Setup of job 101:
## CPU
module CPU (
    input clk, 
    input reset, 
    output [15:0] pc, 
    input [15:0] instr, 
    output [15:0] alu_out, 
    output mem_read, 
    output mem_write, 
    input [15:0] mem_data
);
    reg [15:0] pc_reg;
    reg [15:0] if_id_instr;
    reg [15:0] id_ex_reg_data1, id_ex_reg_data2;
    reg [3:0] id_ex_alu_op;
    reg [15:0] id_ex_instr;
    reg id_ex_mem_read, id_ex_mem_write, id_ex_reg_write;
    reg [3:0] id_ex_write_reg;
    wire [15:0] alu_result;
    wire hazard_detected;
    wire [15:0] rf_reg_data1, rf_reg_data2;
    wire [3:0] alu_op;
    wire reg_write;
    wire [3:0] write_reg;
    wire [15:0] write_data;
    reg [15:0] ex_mem_alu_result;
    reg ex_mem_mem_read, ex_mem_mem_write, ex_mem_reg_write;
    reg [3:0] ex_mem_write_reg;
    always @(posedge clk or posedge reset) begin
        if (reset) begin
            pc_reg <= 0;
            if_id_instr <= 16'b0;
        end else if (!hazard_detected) begin
            pc_reg <= pc_reg + 1;
            if_id_instr <= instr;
        end
    end
    Control_Unit cu (
        .instr(if_id_instr), 
        .alu_op(alu_op), 
        .mem_read(mem_read), 
        .mem_write(mem_write), 
        .reg_write(reg_write), 
        .write_reg(write_reg)
    );
    Register_File rf (
        .clk(clk), 
        .reset(reset),
        .read_reg1(if_id_instr[11:8]), 
        .read_reg2(if_id_instr[7:4]), 
        .write_reg(ex_mem_write_reg), 
        .write_data(write_data), 
        .reg_write(ex_mem_reg_write), 
        .reg_data1(rf_reg_data1), 
        .reg_data2(rf_reg_data2)
    );
    ALU alu (
        .data1(id_ex_reg_data1), 
        .data2(id_ex_reg_data2), 
        .alu_op(id_ex_alu_op), 
        .result(alu_result)
    );
    Hazard_Detection_Unit hdu (
        .if_id_instr(if_id_instr),
        .id_ex_mem_read(id_ex_mem_read),
        .id_ex_write_reg(id_ex_write_reg),
        .hazard_detected(hazard_detected)
    );
    assign pc = pc_reg;
    assign alu_out = ex_mem_alu_result;
    always @(posedge clk or posedge reset) begin
  ...
Size in the first run: ~2000 cells after synthesis, about 350 flip-flops, roughly 68 I/O pins.
==> flow/config.mk <==
export PLATFORM = sky130hd
export DESIGN_NAME = CPU
export DESIGN_NICKNAME = CPU
export VERILOG_FILES = /design/flow/design.v
export SDC_FILE = /design/flow/constraint.sdc
export NUM_CORES = 4
export LEC_CHECK = 0
export ABC_AREA = 0
export CAP_MARGIN = 0
export CELL_PAD_IN_SITES_DETAIL_PLACEMENT = 1
export CELL_PAD_IN_SITES_GLOBAL_PLACEMENT = 1
export CORE_MARGIN = 9
export CORE_UTILIZATION = 40
export CTS_CLUSTER_SIZE = 85
export HOLD_SLACK_MARGIN = 0.09
export MAX_ROUTING_LAYER = met4
export MIN_ROUTING_LAYER = met2
export PLACE_DENSITY = 0.36
export SLEW_MARGIN = 15
export TNS_END_PERCENT = 60
==> flow/constraint.sdc <==
create_clock -name core_clock -period 2.12 [get_ports {clk}]
set_input_delay 0.4240 -clock core_clock [delete_from_list [all_inputs] [get_ports {clk}]]
set_output_delay 0.4240 -clock core_clock [all_outputs]
set_load 0.01 [all_outputs]
run.sh (not shown) runs the stock make flow with config.mk's settings and CLKGATE_MAP_FILE=.
Job 101 did not run to completion, as it errored out during global routing.
The following lists how job 102 was set up differently from job 101:
Settings: a deleted MAX_ROUTING_LAYER that had been met4; a change of CORE_UTILIZATION from 40 to 23; a deleted PLACE_DENSITY that had been 0.36; a deleted HOLD_SLACK_MARGIN that had been 0.09; a deleted ABC_AREA that had been 0; a deleted CELL_PAD_IN_SITES_DETAIL_PLACEMENT that had been 1; a deleted CTS_CLUSTER_SIZE that had been 85; an added SETUP_SLACK_MARGIN of 1.5; a change of SLEW_MARGIN from 15 to 20; a change of CAP_MARGIN from 0 to 20; a deleted CELL_PAD_IN_SITES_GLOBAL_PLACEMENT that had been 1; a deleted MIN_ROUTING_LAYER that had been met2; a change of CORE_MARGIN from 9 to 2; a deleted TNS_END_PERCENT that had been 60; a change of the clock period (ns, I/O delays scaled along) from 2.12 to 3.14.
- Job 102: all stages complete, timing, DRC and antenna checks passed
- Instance area after placement delta for job 102 relative to job 101: 0.0012 sq mm lower
- Job 102 against job 101: chip area from the yosys synthesis statistics shows no meaningful change; estimated wirelength of the detail-placed design shows a reduction of about 24%; number of buffers added for setup after CTS shows an increase of 110%.
- Between job 101 and job 102, the post-synthesis sequential area ratio figures differ only marginally.
- Measured against each other, job 102 and job 101 differ in starting density of the core, the lower figure coming from job 102.
- Reported for job 102 and job 101, net count after synthesis turned out identical to the last digit.
- Job 102 vs. job 101: die width shows an increase of 23%, floorplan die height now larger.
- Relative to job 101, total clock buffers created by CTS has gone down in job 102.
- Number of gates given a new drive strength after cts: job 102 > job 101
#### Input delta (job 103 over job 102)
Settings: an added MAX_ROUTING_LAYER of met4; an added CTS_CLUSTER_SIZE of 77; a change of CORE_UTILIZATION from 23 to 71; a change of the clock period (ns, I/O delays scaled along) from 3.14 to 3.12.
Findings:
- Total CTS buffers, job 103 and job 102: smaller value in job 103
- Cmp job 103 and job 102 / half-perimeter wire length after detailed placement / lower: job 103
- Comparing job 103 with job 102, the post-synthesis cell area came out essentially unchanged.
- Horizontal extent of the die (lower): job 103
- Compared with job 102, job 103 shows final RePlAce weighted congestion higher by about 18%.
- Status(job 103) = ERROR, stage = global routing
- Taking job 102 as the reference, in job 103 count of cell types in the netlist saw little to no change; height of the die fell 42%.
[inputs] job 104 vs job 103
Settings: a change of SETUP_SLACK_MARGIN from 1.5 to -0.25; a change of CAP_MARGIN from 20 to 0; a deleted MAX_ROUTING_LAYER that had been met4; a change of CTS_CLUSTER_SIZE from 77 to 20; a change of the clock period (ns, I/O delays scaled along) from 3.12 to 2.53.
Notes after the runs:
The flow ran to completion for all of job 103 and job 104 but job 103, which stopped partway. The flow for job 104 finished, though final verification flagged setup timing. Tool error GRT-0116 stopped job 103 during global routing; no final results. Higher cell total after placement was reported by job 104, not job 103. Cell count in the Yosys report: job 103 vs job 104 identical. From job 104 to job 103, count of hold buffers inserted by post-cts repair did not move at all. Compared to job 103, job 104 has worst slack at placement 380 ps lower. The post-cts resize count of job 104 falls short of that of job 103 by 517. Comparing job 103 against job 104, there is no change at all in xor and xnor fraction of the mapped netlist area. Any difference in part of the Yosys area used for sequential elements between job 104 and job 103 is small enough to ignore. Against job 103 as the reference, job 104 delivers a higher placed cell area. Between job 103 and job 104, the placer congestion estimate is higher for job 104. Number of buffers added for setup after CTS is lower on job 104. Die area came out exactly the same in job 103 and job 104.


Starting RTL as in the previous note.
Design CPU, start of the top module:
module CPU (
    input clk, 
    input reset, 
    output [15:0] pc, 
    input [15:0] instr, 
    output [15:0] alu_out, 
    output mem_read, 
    output mem_write, 
    input [15:0] mem_data
);
make LEC_CHECK=0 ABC_AREA=1 CAP_MARGIN=20 CORE_MARGIN=2 CORE_UTILIZATION=72 CTS_CLUSTER_DIAMETER=168 CTS_CLUSTER_SIZE=97 PLACE_DENSITY=0.39 SETUP_SLACK_MARGIN=1.5 SLEW_MARGIN=20 TNS_END_PERCENT=5 finish   # period 1.69 ns
The first run ended with an error in global routing (5_1_grt).
Edit:
Settings changed: CTS_CLUSTER_DIAMETER 168 to 400, CTS_CLUSTER_SIZE 97 to 100, PLACE_DENSITY 0.39 to default, SETUP_SLACK_MARGIN 1.5 to -0.11, TNS_END_PERCENT 5 to default.
Clock period 1.69 ns to 1.75 ns, I/O delays scaled along.
=>
- The changed run failed in global routing (5_1_grt)
- die area does not change
- synthesized area stays the same
- synthesized cell count is unchanged
Edit:
Settings changed: ABC_AREA 1 to default, CORE_UTILIZATION 72 to 17, CTS_CLUSTER_DIAMETER 400 to default, CTS_CLUSTER_SIZE 100 to default, SETUP_SLACK_MARGIN -0.11 to 1.5.
Clock period 1.75 ns to 4.93 ns, I/O delays scaled along.
Result:
- Now the flow finished with timing, DRC and antenna clean
- synthesized cell count came out lower by 22%
- area after synthesis came out lower by 0.55%
- die area came out higher to 4.1 times its value


Starting RTL as in the previous note.
clock: 2.01 ns
lec_check: 0
cap_margin: 20
cell_pad_in_sites_detail_placement: 2
core_margin: 2
core_utilization: 67
cts_cluster_size: 20
gpl_routability_driven: 1
min_routing_layer: met1
place_density_lb_addon: 0.13
setup_slack_margin: -0.15
slew_margin: 20
The first run died in detailed placement on DPL-0033.
==> next run, changes <==
==> flow/config.mk (replaced) <==
export PLATFORM = sky130hd
export DESIGN_NAME = CPU
export DESIGN_NICKNAME = CPU
export VERILOG_FILES = /design/flow/design.v
export SDC_FILE = /design/flow/constraint.sdc
export NUM_CORES = 4
export LEC_CHECK = 0
export CAP_MARGIN = 20
export CORE_MARGIN = 2
export CORE_UTILIZATION = 40
export SETUP_SLACK_MARGIN = 1.5
export SLEW_MARGIN = 20
==> flow/constraint.sdc (replaced) <==
create_clock -name core_clock -period 3.14 [get_ports {clk}]
set_input_delay 0.6280 -clock core_clock [delete_from_list [all_inputs] [get_ports {clk}]]
set_output_delay 0.6280 -clock core_clock [all_outputs]
set_load 0.01 [all_outputs]
The changed run went through all stages and came out clean.
Synthesized area stays the same.
Die area came out higher by well over a third.
Synthesized cell count is unchanged.
==> next run, changes <==
--- a/flow/config.mk
+++ b/flow/config.mk
@@ -7,0 +8 @@
+export ABC_AREA = 1
@@ -10 +11,4 @@
-export CORE_UTILIZATION = 40
+export CORE_UTILIZATION = 72
+export CTS_CLUSTER_DIAMETER = 168
+export CTS_CLUSTER_SIZE = 97
+export PLACE_DENSITY_LB_ADDON = 0.08
==> flow/constraint.sdc (replaced) <==
create_clock -name core_clock -period 2.13 [get_ports {clk}]
set_input_delay 0.4260 -clock core_clock [delete_from_list [all_inputs] [get_ports {clk}]]
set_output_delay 0.4260 -clock core_clock [all_outputs]
set_load 0.01 [all_outputs]
After rerunning:
- With this change the flow never finished: it broke off in global routing
- area after synthesis went up slightly
- die area went down by well over a third
- synthesized cell count went up by a quarter to a third
==> next run, changes <==
--- a/flow/config.mk
+++ b/flow/config.mk
@@ -12,4 +12 @@
-export CTS_CLUSTER_DIAMETER = 168
-export CTS_CLUSTER_SIZE = 97
-export PLACE_DENSITY_LB_ADDON = 0.08
-export SETUP_SLACK_MARGIN = 1.5
+export CTS_CLUSTER_DIAMETER = 400
==> flow/constraint.sdc (replaced) <==
create_clock -name core_clock -period 2.74 [get_ports {clk}]
set_input_delay 0.5480 -clock core_clock [delete_from_list [all_inputs] [get_ports {clk}]]
set_output_delay 0.5480 -clock core_clock [all_outputs]
set_load 0.01 [all_outputs]
Outcome:
- Now the flow completed and failed the layout checks on negative setup slack
- die area stays the same
- area after synthesis stays the same
- synthesized cell count stays the same
